cedar:
## TOP_VIEW
module TOP_VIEW#(parameter alu_width =16)
(
  input wire [alu_width-1:0]    A,B,
  input wire                    clk,rst,
  input wire [3:0]              alu_fun,
  output wire                   arith_flag,carry_out,logic_flag,comp_flag,shift_flag,
  output wire [alu_width-1:0]   arith_out,logic_out,comp_out,shift_out
  );
make LEC_CHECK=0 ABC_AREA=1 CAP_MARGIN=20 CORE_ASPECT_RATIO=0.5 CORE_MARGIN=2 CORE_UTILIZATION=66 CTS_CLUSTER_DIAMETER=400 CTS_CLUSTER_SIZE=99 PLACE_DENSITY=0.35 SETUP_SLACK_MARGIN=4.03 SLEW_MARGIN=20 TNS_END_PERCENT=10 finish   # period 13.7 ns
run.sh (not shown) runs the stock make flow with config.mk's settings and CLKGATE_MAP_FILE=.
Run status, cedar: aborted in global routing (5_1_grt), error GRT-0232
The following lists how umber was set up differently from cedar:
==> flow/config.mk <==
export PLATFORM = sky130hd
export DESIGN_NAME = TOP_VIEW
export DESIGN_NICKNAME = TOP_VIEW
export VERILOG_FILES = /design/flow/design.v
export SDC_FILE = /design/flow/constraint.sdc
export NUM_CORES = 4
export LEC_CHECK = 0
export CAP_MARGIN = 20
export CORE_MARGIN = 2
export CORE_UTILIZATION = 40
export SLEW_MARGIN = 20
==> flow/constraint.sdc <==
create_clock -name core_clock -period 35.1 [get_ports {clk}]
set_input_delay 7.0200 -clock core_clock [delete_from_list [all_inputs] [get_ports {clk}]]
set_output_delay 7.0200 -clock core_clock [all_outputs]
set_load 0.01 [all_outputs]
Findings:
Looking at the reports, umber completed the entire flow and the layout it produced met the timing, DRC and antenna checks.
Post-synthesis sequential area ratio: umber vs cedar, no meaningful difference
The die extent in y of umber exceeds that of cedar by about 80%.
Delta (umber minus cedar): count of instantiated cells in the yosys netlist decreased by 15% relative to the old numbers, post-synthesis chip area from yosys went up about 0.33%, synthesized area +about 0.33%, cell count after synthesis down 351, proportion of synthesized area in mux cells climbed 5.8 points.
Re number of placed instances, taps included: cedar was higher than umber.
--- input diff umber..lagoon ---
diff --git a/flow/config.mk b/flow/config.mk
--- a/flow/config.mk
+++ b/flow/config.mk
@@ -8,4 +8,5 @@
 export CAP_MARGIN = 20
 export CORE_MARGIN = 2
-export CORE_UTILIZATION = 40
+export CORE_UTILIZATION = 57
+export SETUP_SLACK_MARGIN = 4.61
 export SLEW_MARGIN = 20
==> flow/constraint.sdc <==
create_clock -name core_clock -period 18.0 [get_ports {clk}]
set_input_delay 3.6000 -clock core_clock [delete_from_list [all_inputs] [get_ports {clk}]]
set_output_delay 3.6000 -clock core_clock [all_outputs]
set_load 0.01 [all_outputs]
No crash in lagoon: every stage finished, but the layout fails its final checks due to negative setup slack. In the floorplan summary, lagoon is listed with a die area less than that of umber. In the tables for umber and lagoon, worst hold slack reads higher with umber. Setup slack: lagoon less than umber.
For xenon, these inputs were changed with respect to lagoon:
diff --git a/flow/config.mk b/flow/config.mk
--- a/flow/config.mk
+++ b/flow/config.mk
@@ -8,5 +8,5 @@
 export CAP_MARGIN = 20
 export CORE_MARGIN = 2
-export CORE_UTILIZATION = 57
-export SETUP_SLACK_MARGIN = 4.61
+export CORE_UTILIZATION = 70
+export SETUP_SLACK_MARGIN = -0.3
 export SLEW_MARGIN = 20
==> flow/constraint.sdc <==
create_clock -name core_clock -period 31.5 [get_ports {clk}]
set_input_delay 6.3000 -clock core_clock [delete_from_list [all_inputs] [get_ports {clk}]]
set_output_delay 6.3000 -clock core_clock [all_outputs]
set_load 0.01 [all_outputs]
- Compared to lagoon, xenon has die area 18% lower.
- As far as total cell area reported by yosys after synthesis goes, xenon and lagoon are indistinguishable; the numbers are identical.
- Total placed instance area: lower on xenon
- Going from lagoon to xenon, post-cts resize count has decreased, synthesized area barely changed.
- Summary: worst slack at placement, xenon better than lagoon
- Global placer's final weighted congestion grows by more than 10% when moving from lagoon to xenon.
- Core area, lagoon and xenon, lower one = xenon.
- xenon did not finish; the tool stopped in global routing (5_1_grt) with error GRT-0116.

Setup of JK:
TOP_VIEW again, from the RTL that the note above started with.
Settings: LEC_CHECK=0, CAP_MARGIN=20, CORE_MARGIN=2, CORE_UTILIZATION=34, SLEW_MARGIN=20; clock period 41.6 ns.
### JK -> MS
Settings: CORE_UTILIZATION changed from 34 to 66; the clock period (ns, I/O delays scaled along) changed from 41.6 to 35.1.
Notes after the runs:
- Detailed-routing iteration count for the pre-antenna-repair pass came out exactly the same in JK and MS.
- In the tables for JK and MS, setup slack of the critical path after layout reads higher with JK.
- JK → MS: tally of clock buffers in the finished layout now sits higher, design area went up 4.1%.
- Max final wirelength across JK and MS: JK
- JK has higher overall die width than MS.
Here is what was changed in the inputs of AL compared with MS.
Settings: swapping 66 for 56 in CORE_UTILIZATION; putting SETUP_SLACK_MARGIN at -1.7 where nothing was set; swapping 35.1 for 23.4 in the clock period (ns, I/O delays scaled along).
## What came out
- Compared with MS, placement density in the core of AL is higher.
- AL: all stages done; final checks FAILED (negative setup slack).
- On cell area, the higher figure sits with AL, not MS.
- In the reports for AL and MS, the larger final count of negative-setup-slack endpoints belongs to AL.
- Part of the total power dissipated in sequential elements: AL vs MS down 1.0 points
- Note that the routed length on met2 recorded for MS amounts to 0.78 times the value seen in AL.
- The run showing the smaller non-clock buffer count is MS.
- Relative to MS, AL improves worst max-slew margin expressed relative to the limit.
- Smallest hold slack is higher on MS

Starting RTL as in the previous note.
clock: 23.4 ns
lec_check: 0
cap_margin: 20
core_margin: 2
core_utilization: 58
cts_cluster_diameter: 40
setup_slack_margin: 4.58
slew_margin: 20
The starting point completed, yet does not pass: negative setup slack.
Change:
Settings changed: CORE_UTILIZATION 58 to 69, CTS_CLUSTER_DIAMETER 40 to not set, SETUP_SLACK_MARGIN 4.58 to -0.4.
Clock period 23.4 ns to 29.5 ns, I/O delays scaled along.
=>
- Now the flow died in global routing (5_1_grt)
- synthesized area stays the same
- die area goes down by about a fifth
- synthesized cell count does not change
Change:
Settings changed: CORE_UTILIZATION 69 to 40, SETUP_SLACK_MARGIN -0.4 to not set.
Clock period 29.5 ns to 36.0 ns, I/O delays scaled along.
The new run ran to the end with no violations.
Die area rose by well over a third.
Synthesized area is unchanged.
Synthesized cell count does not change.
Change:
Settings changed: CORE_ASPECT_RATIO set to 0.5, CORE_MARGIN 2 to 8, CORE_UTILIZATION 40 to 60.
After rerunning: Cell area shrinks by 1.2%; via count grows by 1.6%; global-route usage climbs by 6.4 points; sequential cell count does not change; area after synthesis does not change.
Change:
Settings changed: CORE_MARGIN 8 to 2, CORE_UTILIZATION 60 to 59, CTS_CLUSTER_DIAMETER set to 144, CTS_CLUSTER_SIZE set to 100, MAX_ROUTING_LAYER set to met4, TNS_END_PERCENT set to 10.
=> Clock-buffer cell count is higher by 1; sequential share of layout area is about the same; sequential cell count does not change; via count increases slightly; global-route usage rises by 7.9 points; power goes up by a few percent; routed wire length rises by a few percent; first-iteration DRC count increases by a few percent; clock power goes up by a quarter to a third; design area rises slightly.
Change:
Settings changed: CORE_ASPECT_RATIO 0.5 to 1.82, CORE_UTILIZATION 59 to 40, TNS_END_PERCENT 10 to not set.
After rerunning: Worst hold slack is worse by 0.0052 ns; power drops by a few percent; design area goes up slightly; count of clock-buffer cells in the layout decreases by 1.

TOP_VIEW again, from the RTL that the note above started with.
==> flow/config.mk <==
export PLATFORM = sky130hd
export DESIGN_NAME = TOP_VIEW
export DESIGN_NICKNAME = TOP_VIEW
export VERILOG_FILES = /design/flow/design.v
export SDC_FILE = /design/flow/constraint.sdc
export NUM_CORES = 4
export LEC_CHECK = 0
export CAP_MARGIN = 20
export CORE_MARGIN = 2
export CORE_UTILIZATION = 40
export CTS_CLUSTER_DIAMETER = 165
export CTS_CLUSTER_SIZE = 95
export SLEW_MARGIN = 20
export TNS_END_PERCENT = 5
==> flow/constraint.sdc <==
create_clock -name core_clock -period 36.0 [get_ports {clk}]
set_input_delay 7.2000 -clock core_clock [delete_from_list [all_inputs] [get_ports {clk}]]
set_output_delay 7.2000 -clock core_clock [all_outputs]
set_load 0.01 [all_outputs]
The first run finished with timing, DRC and antenna clean.
Rerun with:
CORE_ASPECT_RATIO = 1.82   (was not set)
CORE_UTILIZATION = 19   (was 40)
CTS_CLUSTER_DIAMETER = 197   (was 165)
CTS_CLUSTER_SIZE = 100   (was 95)
MAX_ROUTING_LAYER = met4   (was not set)
TNS_END_PERCENT = 10   (was 5)
=> The new run produced a clean layout. Utilization came out lower by 24 points. Total power came out higher by a few percent. Final area came out higher by a few percent.

Starting RTL as in the previous note.
export LEC_CHECK = 0
export CAP_MARGIN = 20
export CORE_MARGIN = 2
export CORE_UTILIZATION = 68
export CTS_CLUSTER_DIAMETER = 104
export CTS_CLUSTER_SIZE = 37
export SETUP_SLACK_MARGIN = -1.87
export SLEW_MARGIN = 20
create_clock -name core_clock -period 25.3 [get_ports {clk}]
The starting point stopped in clock tree synthesis (4_1_cts).
Next try:
--- a/flow/config.mk
+++ b/flow/config.mk
@@ -9,5 +9,3 @@
 export CORE_MARGIN = 2
-export CORE_UTILIZATION = 68
-export CTS_CLUSTER_DIAMETER = 104
-export CTS_CLUSTER_SIZE = 37
+export CORE_UTILIZATION = 65
 export SETUP_SLACK_MARGIN = -1.87
Outcome:
- This time the run aborted during global routing (5_1_grt) with GRT-0116
- synthesized cell count does not change
- area after synthesis stays the same
- die size rose by 4.5%
Next try:
--- a/flow/config.mk
+++ b/flow/config.mk
@@ -9,4 +9,5 @@
 export CORE_MARGIN = 2
-export CORE_UTILIZATION = 65
-export SETUP_SLACK_MARGIN = -1.87
+export CORE_UTILIZATION = 70
+export CTS_CLUSTER_DIAMETER = 52
 export SLEW_MARGIN = 20
+export TNS_END_PERCENT = 5
==> flow/constraint.sdc (replaced) <==
create_clock -name core_clock -period 35.0 [get_ports {clk}]
set_input_delay 7.0000 -clock core_clock [delete_from_list [all_inputs] [get_ports {clk}]]
set_output_delay 7.0000 -clock core_clock [all_outputs]
set_load 0.01 [all_outputs]
Now the flow finished with timing, DRC and antenna clean; die size drops by 7.0%; synthesized cell count is unchanged; synthesized area does not change.
Next try:
--- a/flow/config.mk
+++ b/flow/config.mk
@@ -9,5 +9,3 @@
 export CORE_MARGIN = 2
-export CORE_UTILIZATION = 70
-export CTS_CLUSTER_DIAMETER = 52
+export CORE_UTILIZATION = 40
 export SLEW_MARGIN = 20
-export TNS_END_PERCENT = 5
==> flow/constraint.sdc (replaced) <==
create_clock -name core_clock -period 15.4 [get_ports {clk}]
set_input_delay 3.0800 -clock core_clock [delete_from_list [all_inputs] [get_ports {clk}]]
set_output_delay 3.0800 -clock core_clock [all_outputs]
set_load 0.01 [all_outputs]
What happened:
- This time the run finished but failed the layout checks on negative setup slack
- total power rose to 2.5 times its value
- final area rose by 31%
- worst setup slack gets worse by 14000 ps
- critical path depth does not change
- clock-buffer cell count stays the same
- routed wire length rose by 16%
- first-iteration DRC count fell by 17%
- flip-flop count is unchanged
Next try:
--- a/flow/config.mk
+++ b/flow/config.mk
@@ -9,3 +9,3 @@
 export CORE_MARGIN = 2
-export CORE_UTILIZATION = 40
+export CORE_UTILIZATION = 64
 export SLEW_MARGIN = 20
==> flow/constraint.sdc (replaced) <==
create_clock -name core_clock -period 18.0 [get_ports {clk}]
set_input_delay 3.6000 -clock core_clock [delete_from_list [all_inputs] [get_ports {clk}]]
set_output_delay 3.6000 -clock core_clock [all_outputs]
set_load 0.01 [all_outputs]
The new run failed in global routing (5_1_grt) with GRT-0116.
Synthesized area is unchanged.
Die size decreases by 37%.
Synthesized cell count stays the same.

TOP_VIEW again, from the RTL that the note above started with.
make LEC_CHECK=0 CAP_MARGIN=20 CELL_PAD_IN_SITES_DETAIL_PLACEMENT=2 CELL_PAD_IN_SITES_GLOBAL_PLACEMENT=2 CORE_ASPECT_RATIO=1.4 CORE_MARGIN=4 CORE_UTILIZATION=60 CTS_CLUSTER_SIZE=73 GPL_ROUTABILITY_DRIVEN=0 GPL_TIMING_DRIVEN=0 MAX_ROUTING_LAYER=met4 MIN_ROUTING_LAYER=met2 SLEW_MARGIN=20 finish   # period 36.0 ns
The baseline died in global placement without I/O (3_1_place_gp_skip_io), error GPL-0301.
Next try:
CELL_PAD_IN_SITES_DETAIL_PLACEMENT = unset   (was 2)
CELL_PAD_IN_SITES_GLOBAL_PLACEMENT = unset   (was 2)
CORE_ASPECT_RATIO = unset   (was 1.4)
CORE_MARGIN = 2   (was 4)
CORE_UTILIZATION = 40   (was 60)
CTS_CLUSTER_DIAMETER = 398   (was unset)
CTS_CLUSTER_SIZE = 98   (was 73)
GPL_ROUTABILITY_DRIVEN = unset   (was 0)
GPL_TIMING_DRIVEN = unset   (was 0)
MAX_ROUTING_LAYER = unset   (was met4)
MIN_ROUTING_LAYER = unset   (was met2)
TNS_END_PERCENT = 5   (was unset)
=> The changed run passed the timing, DRC and antenna checks; synthesized area stays the same; die size is higher by well over a third; synthesized cell count is unchanged.
Next try:
CELL_PAD_IN_SITES_GLOBAL_PLACEMENT = 2   (was unset)
CORE_MARGIN = 7   (was 2)
CORE_UTILIZATION = 60   (was 40)
CTS_CLUSTER_DIAMETER = unset   (was 398)
CTS_CLUSTER_SIZE = unset   (was 98)
TNS_END_PERCENT = unset   (was 5)
Effect:
- The changed run never finished: it broke off in global placement without I/O (3_1_place_gp_skip_io), error GPL-0301
- area after synthesis does not change
- die area went down by a quarter to a third
- synthesized cell count is unchanged
Next try:
CELL_PAD_IN_SITES_GLOBAL_PLACEMENT = unset   (was 2)
CORE_MARGIN = 2   (was 7)
CORE_UTILIZATION = 40   (was 60)
CTS_CLUSTER_DIAMETER = 20   (was unset)
MAX_ROUTING_LAYER = met4   (was unset)
SETUP_SLACK_MARGIN = 5.0   (was unset)
With this change the flow produced a clean layout.
Die size rose by 32%.
Synthesized cell count is unchanged.
Synthesized area stays the same.

## job 8542
The RTL this note starts from:
==> flow/design.v <==
module DECODER_UNIT
(input wire [1:0]            alu_fun,
output reg arith_enable,logic_enable,comp_enable,shift_enable);
  always@(*)
  begin
    arith_enable = 1'b0;
    logic_enable = 1'b0;
    comp_enable = 1'b0;
    shift_enable = 1'b0;
    case(alu_fun)
      4'b00:arith_enable = 1'b1;
      4'b01:logic_enable = 1'b1;
      4'b10:comp_enable = 1'b1;
      4'b11:shift_enable = 1'b1;
      default: begin
            arith_enable = 1'b0;
            logic_enable = 1'b0;
            comp_enable =1'b 0;
            shift_enable = 1'b0;
        end
      endcase
  end
endmodule
module ARITHMATIC_UNIT#(parameter alu_width =16)
(
  input wire [alu_width-1:0]  A,B,
  input wire                  clk,rst,
  input wire arith_enable,
  input wire [1:0]            alu_fun,
  output reg                  arith_flag,carry_out,
  output reg [alu_width-1:0]  arith_out);
reg [alu_width:0] arith_out_reg;
wire carry_out_reg;
reg arith_flag_reg;  
always@(posedge clk or negedge rst)
begin
  if(!rst)
    begin
    arith_out <= 16'b0;
    carry_out <= 16'b0;
    arith_flag <= 16'b0;
    end
  else
   begin
    arith_out <= arith_out_reg[alu_width-1:0];
    carry_out <= carry_out_reg;
    arith_flag <= arith_flag_reg;
   end 
end
always@(*)
  begin
    arith_out_reg   = 1'b0  ;
    arith_flag_reg  = 1'b0 ;
      if(arith_enable)
        begin
    case(alu_fun)  
    4'b00:begin
    arith_out_reg   = A+B  ;
    arith_flag_reg  = 1'b1 ;
            end
    4'b01:begin
    arith_out_reg   = A-B  ;
    arith_flag_reg  = 1'b1 ;
           end
    4'b10:begin
    arith_out_reg   = A*B  ;
    arith_flag_reg  = 1'b1 ;
            end
    4'b11:begin
    arith_out_reg   = (B == 0) ? {1'b0, {alu_width{1'b1}}} : A/B  ;
    arith_flag_reg  = 1'b1 ;
           end
          endcase
          end    
end
assign carry_out_reg = arith_out_reg[alu_width] ;
endmodule
module LOGIC_UNIT#(parameter alu_width =16)
(
  input wire [alu_width-1:0]  A,B,
  input wire                  clk,rst,
  input wire logic_enable,
  input wire [1:0]            alu_fun,
  output reg                  logic_flag,
  output reg [alu_width-1:0]  logic_out);
reg [alu_width-1:0] logic_out_reg;
reg logic_flag_reg;
always @ (posedge clk or negedge rst)
 begin 
   if (!rst)
     begin
      logic_out  <= 'b0 ;
      logic_flag <= 'b0 ;	
	 end
   else
     begin   
      logic_out  <= logic_out_reg ;
      logic_flag <= logic_flag_reg ;
	 end
 end	
always@(*)
begin
    logic_out_reg  = 1'b0  ;
    logic_flag_reg = 1'b0 ;
    if(logic_enable)
        begin
    case(alu_fun)  
    4'b00:begin
    logic_out_reg   = A&B  ;
    logic_flag_reg  = 1'b1 ;
            end
    4'b01:begin
    logic_out_reg   = A|B  ;
    logic_flag_reg  = 1'b1 ;
           end
    4'b10:begin
    logic_out_reg   = ~(A&B) ;
    logic_flag_reg  = 1'b1 ;
            end
    4'b11:begin
    logic_out_reg   = ~(A|B) ;
    logic_flag_reg  = 1'b1 ;
           end
          endcase
          end            
end 
endmodule
module comparsion_unit#(parameter alu_width =16)
(
  input wire [alu_width-1:0]  A,B,
  input wire                  clk,rst,
  input wire comp_enable,
  input wire [1:0]            alu_fun,
  output reg                  comp_flag,
  output reg [alu_width-1:0]  comp_out);
reg comp_out_reg ;
reg  comp_flag_reg ;
always @ (posedge clk or negedge rst)
 begin 
   if (!rst)
     begin
      comp_out  <= 'b0 ;
      comp_flag <= 'b0 ;	
	 end
   else
     begin   
      comp_out  <= comp_out_reg ;
      comp_flag <= comp_flag_reg ;
	 end
 end
always@(*)
    begin
      comp_out_reg = 1'b0;
      comp_flag_reg = 1'b0;
      if(comp_enable)
        begin
  case(alu_fun)
      4'b00:begin
      comp_out_reg = 1'b0;
      comp_flag_reg = 1'b1;
      end 
      4'b01:begin
        comp_flag_reg  = 1'b1;
        if(A==B)
           begin
    comp_out_reg = 1'b1;
          end
       else
          begin
    comp_out_reg   = 1'b0;
          end
        end
    4'b10:begin
      comp_flag_reg  = 1'b1 ;
      if(A > B)
        begin
    comp_out_reg   = 1'b1;
        end
    else
        begin
    comp_out_reg   = 1'b0;
        end
        end
    4'b11:begin
      comp_flag_reg  = 1'b1;
      if(A < B)
          begin
    comp_out_reg   = 16'b1;
          end
    else
          begin
    comp_out_reg   = 1'b0;
          end
      end
   endcase
          end
   end
  endmodule
module shift_unit#(parameter alu_width =16)
(
  input wire [alu_width-1:0]  A,B,
  input wire                  clk,rst,
  input wire                shift_enable,
  input wire [1:0]            alu_fun,
  output reg                  shift_flag,
  output reg [alu_width-1:0]  shift_out);
reg [alu_width-1:0]  shift_out_reg ;
reg shift_flag_reg ;
always @ (posedge clk or negedge rst)
 begin 
   if (!rst)
     begin
      shift_out  <= 'b0 ;
      shift_flag <= 'b0 ;	
	 end
   else
     begin   
      shift_out  <= shift_out_reg ;
      shift_flag <= shift_flag_reg ;
	 end
 end
   always@(*)
begin
        shift_out_reg = 1'b0;
        shift_flag_reg = 1'b0;
      if(shift_enable)
        begin
      case(alu_fun)  
        4'b00:begin
        shift_flag_reg = 1'b1;
        shift_out_reg = A >> 1;
        end
        4'b01:begin
        shift_out_reg = A << 1;
        shift_flag_reg = 1'b1;
        end
        4'b10:begin
        shift_flag_reg = 1'b1;
        shift_out_reg = B >> 1;
         end
        4'b11:begin
        shift_flag_reg = 1'b1;
        shift_out_reg = B << 1;
        end
      endcase
end
end 
endmodule
module TOP_VIEW#(parameter alu_width =16)
(
  input wire [alu_width-1:0]    A,B,
  input wire                    clk,rst,
  input wire [3:0]              alu_fun,
  output wire                   arith_flag,carry_out,logic_flag,comp_flag,shift_flag,
  output wire [alu_width-1:0]   arith_out,logic_out,comp_out,shift_out
  );
wire                  comp_enable ;
wire                  shift_enable ;
wire                  logic_enable ;
wire                  arith_enable ;
  DECODER_UNIT U_decoder(
  .alu_fun(alu_fun[3:2]),
  .arith_enable(arith_enable),
  .logic_enable(logic_enable),
  .shift_enable(shift_enable),
  .comp_enable(comp_enable)
  );
  ARITHMATIC_UNIT U_arithmatic(
  .A(A),
  .arith_enable(arith_enable),
  .B(B),
  .clk(clk),
  .rst(rst),
  .alu_fun(alu_fun[1:0]),
  .arith_out(arith_out),
  .arith_flag(arith_flag),
  .carry_out(carry_out)
  );
   LOGIC_UNIT U_logic(
  .A(A),
  .logic_enable(logic_enable),
  .B(B),
  .clk(clk),
  .rst(rst),
  .alu_fun(alu_fun[1:0]),
  .logic_out(logic_out),
  .logic_flag(logic_flag)
   );
   comparsion_unit U_comp (
  .A(A),
  .comp_enable(comp_enable),
  .B(B),
  .clk(clk),
  .rst(rst),
  .alu_fun(alu_fun[1:0]),
  .comp_out(comp_out),
  .comp_flag(comp_flag)
  );
  shift_unit U_shift(
  .A(A),
  .shift_enable(shift_enable),
  .B(B),
  .clk(clk),
  .rst(rst),
  .alu_fun(alu_fun[1:0]),
  .shift_out(shift_out),
  .shift_flag(shift_flag)
  );
endmodule
clock: 22.0 ns
lec_check: 0
cap_margin: 0
cell_pad_in_sites_global_placement: 3
core_margin: 8
core_utilization: 40
cts_cluster_diameter: 240
gpl_routability_driven: 1
gpl_timing_driven: 0
hold_slack_margin: 0.23
max_routing_layer: met4
min_routing_layer: met1
setup_slack_margin: 4.03
slew_margin: 25
tns_end_percent: 35
From the logs: job 8542 reached the end of the flow and failed the layout checks with setup timing.
Input changes introduced in job 4678 (baseline for comparison: job 8542):
- TNS_END_PERCENT: 35 -> 5
- GPL_ROUTABILITY_DRIVEN: 1 -> unset
- CTS_CLUSTER_SIZE: unset -> 100
- CTS_CLUSTER_DIAMETER: 240 -> 379
- CAP_MARGIN: 0 -> 20
- CORE_ASPECT_RATIO: unset -> 0.5
- GPL_TIMING_DRIVEN: 0 -> unset
- SETUP_SLACK_MARGIN: 4.03 -> unset
- SLEW_MARGIN: 25 -> 20
- MIN_ROUTING_LAYER: met1 -> unset
- CELL_PAD_IN_SITES_GLOBAL_PLACEMENT: 3 -> unset
- CORE_MARGIN: 8 -> 2
- HOLD_SLACK_MARGIN: 0.23 -> unset
- the clock period (ns, I/O delays scaled along): 22.0 -> 36.0
### Flow results
- The flow did not stop early for job 4678: all stages ran, and the layout cleared the timing, DRC and antenna checks.
- Note that the clock power recorded for job 8542 amounts to 1.7 times the value seen in job 4678.
- Critical path's slowest cell: sky130_fd_sc_hd__or4_4 -> job 8542, sky130_fd_sc_hd__nor4_1 -> job 4678
- The power in job 4678 is 0.56 times that in job 8542.
- For the non-clock buffer count, job 4678 came in about 45% lower than job 8542 did.
- | tally of clock buffers in the finished layout | job 4678 vs job 8542 | 1 higher |
- Relative to job 8542, the design area measured on job 4678 has decreased by more than 10%.
- Critical path depth: job 4678 < job 8542
- In terms of count of TritonRoute iterations in the first routing pass, job 8542 and job 4678 differ only marginally.
The following lists how job 5370 was set up differently from job 4678:
- a change of CTS_CLUSTER_DIAMETER from 379 to 398
- a change of TNS_END_PERCENT from 5 to 15
- a deleted CORE_ASPECT_RATIO that had been 0.5
- a deleted MAX_ROUTING_LAYER that had been met4
- a change of CTS_CLUSTER_SIZE from 100 to 92
Results
Summary — final RePlAce weighted congestion, job 5370 relative to job 4678: lower, by 0.038. Job 4678 reports its worst setup path startpoint as B[11] while job 5370 reports B[15]. On share of the core filled with cells, job 4678 tracks job 5370 almost exactly. Job 5370 vs job 4678 — number of buffers added for setup after CTS rose 1. Looking at internal power across both flows, job 5370 is the stronger of the two, with job 4678 trailing. Job 5370 vs. job 4678: time the final worst path needs with I/O delays and setup went down by 240 ps.
### job 5370 -> job 3546
- MAX_ROUTING_LAYER: unset -> met4
- TNS_END_PERCENT: 15 -> 5
- CORE_ASPECT_RATIO: unset -> 1.82
- CTS_CLUSTER_SIZE: 92 -> 100
- CTS_CLUSTER_DIAMETER: 398 -> 356
### Flow results
[compare] base=job 5370 new=job 3546: die area essentially unchanged, via count increased 1.7%, final design utilization increased 0.33 points, final area increased about 0.9%. Note that the maximum ir drop on the vdd rail recorded for job 3546 amounts to 0.73 times the value seen in job 5370. The higher die outline width of job 5370 and job 3546 is in job 5370. In the flow results for job 5370 and job 3546, the relative area of non-clock buffer cells in the final design is smaller on job 5370. Re minimum clock period after layout: job 5370 and job 3546 aren't equal, and the lower value belongs to job 5370.
Input-level comparison between job 1965 and job 3546:
- CELL_PAD_IN_SITES_GLOBAL_PLACEMENT now 2, previously not set
- GPL_ROUTABILITY_DRIVEN now 0, previously not set
- CTS_CLUSTER_DIAMETER no longer set, was 356
- TNS_END_PERCENT no longer set, was 5
- MIN_ROUTING_LAYER now met2, previously not set
- CTS_CLUSTER_SIZE no longer set, was 100
- CORE_ASPECT_RATIO no longer set, was 1.82
- CORE_UTILIZATION now 60, was 40
- CELL_PAD_IN_SITES_DETAIL_PLACEMENT now 2, previously not set
The log for job 1965 ends in 3_1_place_gp_skip_io with error GPL-0301, so the run never completed.
Area inside the core boundary for job 1965: 33% down relative to job 3546
Job 3546 → job 1965: area after synthesis comparable; floorplan core density climbed 20 points; overall die area saw a decrease; share of flip-flops with an asynchronous set or reset barely changed.
Lower y dimension of the die was reported by job 1965, not job 3546.
As far as instance tally after logic synthesis goes, job 3546 and job 1965 are indistinguishable; the numbers are identical.
Job 1965 vs job 3546: cell row count down by more than a quarter
Between job 1965 and job 3546, the overall die width is lower for job 3546.
Reported for job 1965 and job 3546, area reported by Yosys stat turned out identical to the last digit.
--- input diff job 1965..job 1727 ---
- removing MIN_ROUTING_LAYER (formerly met2)
- removing GPL_ROUTABILITY_DRIVEN (formerly 0)
- changing CORE_UTILIZATION from 60 to 40
- setting TNS_END_PERCENT to 5 for the first time
- setting CTS_CLUSTER_SIZE to 95 for the first time
- removing CELL_PAD_IN_SITES_DETAIL_PLACEMENT (formerly 2)
- setting CTS_CLUSTER_DIAMETER to 388 for the first time
- removing CELL_PAD_IN_SITES_GLOBAL_PLACEMENT (formerly 2)
- removing MAX_ROUTING_LAYER (formerly met4)
Notes after the runs:
Of job 1727 and job 1965, only job 1727 finishes the flow clean. The flow ended early for job 1965: it failed with a tool error in 3_1_place_gp_skip_io. Delta (job 1727 minus job 1965): average instance area after synthesis shows no meaningful change; core footprint has increased; starting utilization of the core area shrank by 20 points.
Power figures rest on the tool's default switching activity, not on a simulated workload.
